==> run a: inputs <==
==> flow/design.v <==
`timescale 1ns / 1ps
module FIFO(clk, rst, wr_en, rd_en, buf_in, buf_out, buf_empty, buf_full, fifo_counter);
input clk, rst, wr_en, rd_en;
input [7:0] buf_in;
output [7:0] buf_out;
output buf_empty, buf_full;
output [6:0] fifo_counter;
reg [7:0] buf_out;
reg buf_empty, buf_full;
reg [6:0] fifo_counter;
reg [5:0] rd_ptr, wr_ptr;
reg [7:0] buf_mem[63:0];
always@ (fifo_counter) begin
    buf_empty = (fifo_counter == 0);  
    buf_full = (fifo_counter == 64);  
end
always @(posedge clk or posedge rst) begin
    if( rst )  
        fifo_counter <= 0;
    else if((!buf_full && wr_en) && (!buf_empty && rd_en))  
        fifo_counter <= fifo_counter;
    else if (!buf_full && wr_en)  
        fifo_counter <= fifo_counter + 1;
    else if (!buf_empty && rd_en)  
        fifo_counter <= fifo_counter - 1;
    else  
        fifo_counter <= fifo_counter;
end
always @(posedge clk or posedge rst) begin
    if (rst)  
        buf_out <= 0;
    else begin
        if (rd_en && !buf_empty)
            buf_out <= buf_mem[rd_ptr];
        else  
            buf_out <= buf_out;
    end
end
always @(posedge clk) begin
    if (!buf_full && wr_en)
        buf_mem[wr_ptr] <= buf_in;
    else
        buf_mem[wr_ptr] <= buf_mem[wr_ptr];
end
always @(posedge clk or posedge rst) begin
    if(rst) begin
        wr_ptr <= 0;
        rd_ptr <= 0;
    end
    else begin
        if (!buf_full && wr_en)  
            wr_ptr <= wr_ptr + 1;
        else  
            wr_ptr <= wr_ptr;
        if (!buf_empty && rd_en)  
            rd_ptr <= rd_ptr + 1;
        else  
            rd_ptr <= rd_ptr;               
    end
end
endmodule
==> flow/run.sh <==
#!/bin/bash
# the make line also repeats each setting of config.mk as NAME=value (left out here)
make -C /OpenROAD-flow-scripts/flow DESIGN_CONFIG=/design/flow/config.mk WORK_HOME=/design/flow/orfs CLKGATE_MAP_FILE= finish
==> flow/config.mk <==
export PLATFORM = sky130hd
export DESIGN_NAME = FIFO
export DESIGN_NICKNAME = FIFO
export VERILOG_FILES = /design/flow/design.v
export SDC_FILE = /design/flow/constraint.sdc
export NUM_CORES = 4
export LEC_CHECK = 0
export ABC_AREA = 1
export CAP_MARGIN = 30
export CELL_PAD_IN_SITES_DETAIL_PLACEMENT = 2
export CELL_PAD_IN_SITES_GLOBAL_PLACEMENT = 2
export CORE_MARGIN = 2
export CORE_UTILIZATION = 40
export CTS_CLUSTER_DIAMETER = 345
export GPL_TIMING_DRIVEN = 0
export MAX_ROUTING_LAYER = met4
export SETUP_SLACK_MARGIN = -0.42
export SLEW_MARGIN = 20
export TNS_END_PERCENT = 55
==> flow/constraint.sdc <==
create_clock -name core_clock -period 5.0 [get_ports {clk}]
set_input_delay 1.0000 -clock core_clock [delete_from_list [all_inputs] [get_ports {clk}]]
set_output_delay 1.0000 -clock core_clock [all_outputs]
set_load 0.01 [all_outputs]
==> run b (differences from run a) <==
Settings changed: ABC_AREA 1 to unset, CAP_MARGIN 30 to 5, CELL_PAD_IN_SITES_DETAIL_PLACEMENT 2 to unset, CELL_PAD_IN_SITES_GLOBAL_PLACEMENT 2 to unset, CORE_UTILIZATION 40 to 72, CTS_CLUSTER_DIAMETER 345 to unset, CTS_CLUSTER_SIZE set to 54, GPL_TIMING_DRIVEN 0 to unset, MAX_ROUTING_LAYER met4 to unset, PLACE_DENSITY set to 0.66, SETUP_SLACK_MARGIN -0.42 to unset, TNS_END_PERCENT 55 to 5.
==> flow/constraint.sdc (replaced) <==
create_clock -name core_clock -period 4.65 [get_ports {clk}]
set_input_delay 0.9300 -clock core_clock [delete_from_list [all_inputs] [get_ports {clk}]]
set_output_delay 0.9300 -clock core_clock [all_outputs]
set_load 0.01 [all_outputs]
==> results <==
|  | run b | run a |
|---|---|---|
| WHS Path Cells | 1 | 2 |
| Standard cell with the maximum stage delay on the critical path | clkdlybuf4s50_1 | nor2_1 |
| Proportion of final cell area spent on non-clock buffers | 1.86% | 4.24% |
| Highest fanout seen on the critical path | 5 | 12 |
| Max rail drop VDD | 473 uV | 281 uV |
| Mean instance size in the synthesized netlist | 19.2 um^2 | 10.8 um^2 |
| Area added between synthesis and finish | 11.5% | 14.2% |
| Met2 track demand over resource in global routing | 53.2% | 46.5% |
| Outcome | finished clean | finished clean |
| Worst path depth | 3 | 7 |
| Sequential cell area | 0.0161 mm^2 | 0.0161 mm^2 |
| Met2 WL post-DR | 24600 um | 39400 um |
| CP endpoint kind | primary output | flop |
